== run A ==
## maze
module maze(clk, reset, start_i, row_i, action_o, coord_o);
Settings: LEC_CHECK=0, CAP_MARGIN=20, CORE_MARGIN=2, CORE_UTILIZATION=61, CTS_CLUSTER_SIZE=35, MAX_ROUTING_LAYER=met4, SLEW_MARGIN=20; clock period 3.7 ns.
run.sh (not shown) runs the stock make flow with config.mk's settings and CLKGATE_MAP_FILE=.
Run A completed; timing, DRC and antenna clean
### run A -> run B
Settings: CORE_UTILIZATION now 72, was 61; PLACE_DENSITY now 0.42, previously not set; SETUP_SLACK_MARGIN now 0.3, previously not set; CTS_CLUSTER_SIZE now 99, was 35; MAX_ROUTING_LAYER no longer set, was met4; HOLD_SLACK_MARGIN now 0.29, previously not set; CORE_ASPECT_RATIO now 0.7, previously not set; CTS_CLUSTER_DIAMETER now 396, previously not set; ABC_AREA now 1, previously not set; the clock period (ns, I/O delays scaled along) now 1.01, was 3.7.
[summary]
Run B did not make it past detailed placement (3_5_place_dp), where a tool error ended it.
The final layout from run A, which completed every stage, passed the timing, design-rule and antenna checks at the end of the flow.
Area share of fa/ha/maj cells after synthesis delta (run A -> run B): insignificant
Higher area of the die among run B and run A: run A
Run B vs run A, placer congestion estimate went up by about 12%.
Simple-gate area share of the yosys netlist: run B and run A compared, lower one is run A
In terms of sequential share of the synthesized area, run A and run B differ only marginally.
Setup changes, run B to run C
Settings: a change of CORE_UTILIZATION from 72 to 66; a deleted SETUP_SLACK_MARGIN that had been 0.3; a deleted CORE_ASPECT_RATIO that had been 0.7; a deleted CTS_CLUSTER_DIAMETER that had been 396; a deleted ABC_AREA that had been 1; a deleted CTS_CLUSTER_SIZE that had been 99; a deleted PLACE_DENSITY that had been 0.42; a deleted HOLD_SLACK_MARGIN that had been 0.29; a change of the clock period (ns, I/O delays scaled along) from 1.01 to 5.34.
[summary]
In run C, number of cell instances after yosys synthesis is lower than in run B. Run C: flow completed, timing, DRC and antenna clean. Changes observed in run C relative to run B: x dimension of the die down about 12%; complex-gate fraction of the synthesized area up 1.7 points; area share of and/or/nand/nor cells after synthesis down 5.5 points; site row count up 15; starting density of the core down 6.1 points. Core region area delta (run C − run B): unfavourable. Placer's final routability congestion estimate was higher in run B than in run C. Diff run B..run C | share of synthesized area occupied by flip-flops and latches | negligible.
[inputs] run D vs run C
Settings: CTS_CLUSTER_DIAMETER: unset -> 372; CORE_UTILIZATION: 66 -> 61; CTS_CLUSTER_SIZE: unset -> 21; MAX_ROUTING_LAYER: unset -> met4; SETUP_SLACK_MARGIN: unset -> 0.57; the clock period (ns, I/O delays scaled along): 5.34 -> 3.2.
- Run C finished all stages; the layout is clean.
- Run D: ODB-0269 in global routing (5_1_grt) -> run aborted
- Between run D and run C, estimated wirelength of the detail-placed design is lower for run C, run D comes in above that.
- Run D against run C: sequential cell area fraction in the yosys report was more or less identical; maximum level of the CTS H-tree went down by 1; average instance area after synthesis was more or less identical; cell resize tally after clock tree synthesis went up by 287.
- Summary of run D over run C: final weighted congestion of routability-driven global placement higher; total setup buffers inserted after CTS higher.
--- input diff run D..run E ---
Settings: CORE_UTILIZATION: 61 -> 40; CTS_CLUSTER_SIZE: 21 -> unset; CTS_CLUSTER_DIAMETER: 372 -> unset; MAX_ROUTING_LAYER: met4 -> unset; SETUP_SLACK_MARGIN: 0.57 -> unset; the clock period (ns, I/O delays scaled along): 3.2 -> 3.63.
[summary]
Of run D and run E, only run D never reached the final stage.
What ended run D was a tool error in global routing (5_1_grt); the run never finished.
Diff run D -> run E: sequential area share after synthesis neither gained nor lost much, post-cts repair resize count shrank by 287.
[diff] HPWL reported at the end of detailed placement, run E relative to run D: improvement
Final weighted congestion in routability-driven placement, run D and run E, lower one = run E.
XOR/XNOR share of the synthesized area: run E vs run D identical
Comparing run D with run E, the hold buffer count at cts came out essentially unchanged.
Delta (run E minus run D): number of buffers inserted during clock tree synthesis picked up an extra 19; die size rose by about 50%; effective utilization at floorplan shows a reduction of 21 points.
Instance area after placement shrinks by a few percent when moving from run D to run E.
On maximum level of the CTS H-tree: between run D and run E, it ends up lower for run D.

---

Starting RTL as in the previous note.
Settings: LEC_CHECK=0, ABC_AREA=1, CAP_MARGIN=20, CORE_MARGIN=2, CORE_UTILIZATION=69, CTS_CLUSTER_DIAMETER=29, SETUP_SLACK_MARGIN=0.77, SLEW_MARGIN=20; clock period 2.98 ns.
The first run failed in 5_1_grt on GRT-0116.
Change:
ABC_AREA = unset   (was 1)
CORE_UTILIZATION = 60   (was 69)
CTS_CLUSTER_DIAMETER = unset   (was 29)
SETUP_SLACK_MARGIN = -0.27   (was 0.77)
clock period = 2.74 ns   (was 2.98 ns; I/O delays follow)
Outcome: The changed run ran to the end with violations: setup timing; die area grows by about a fifth; area after synthesis barely changes; synthesized cell count shrinks by about a fifth.
Change:
ABC_AREA = 1   (was unset)
CELL_PAD_IN_SITES_DETAIL_PLACEMENT = 2   (was unset)
CELL_PAD_IN_SITES_GLOBAL_PLACEMENT = 3   (was unset)
CORE_ASPECT_RATIO = 1.57   (was unset)
CORE_MARGIN = 4   (was 2)
CORE_UTILIZATION = 72   (was 60)
CTS_CLUSTER_DIAMETER = 139   (was unset)
CTS_CLUSTER_SIZE = 79   (was unset)
GPL_TIMING_DRIVEN = 1   (was unset)
HOLD_SLACK_MARGIN = -0.02   (was unset)
MAX_ROUTING_LAYER = met5   (was unset)
PLACE_DENSITY_LB_ADDON = 0.25   (was unset)
SETUP_SLACK_MARGIN = unset   (was -0.27)
clock period = 6.21 ns   (was 2.74 ns; I/O delays follow)
Now the flow failed in 3_1_place_gp_skip_io.
Synthesized cell count increases by 19%.
Die area decreases by 13%.
Synthesized area is about the same.
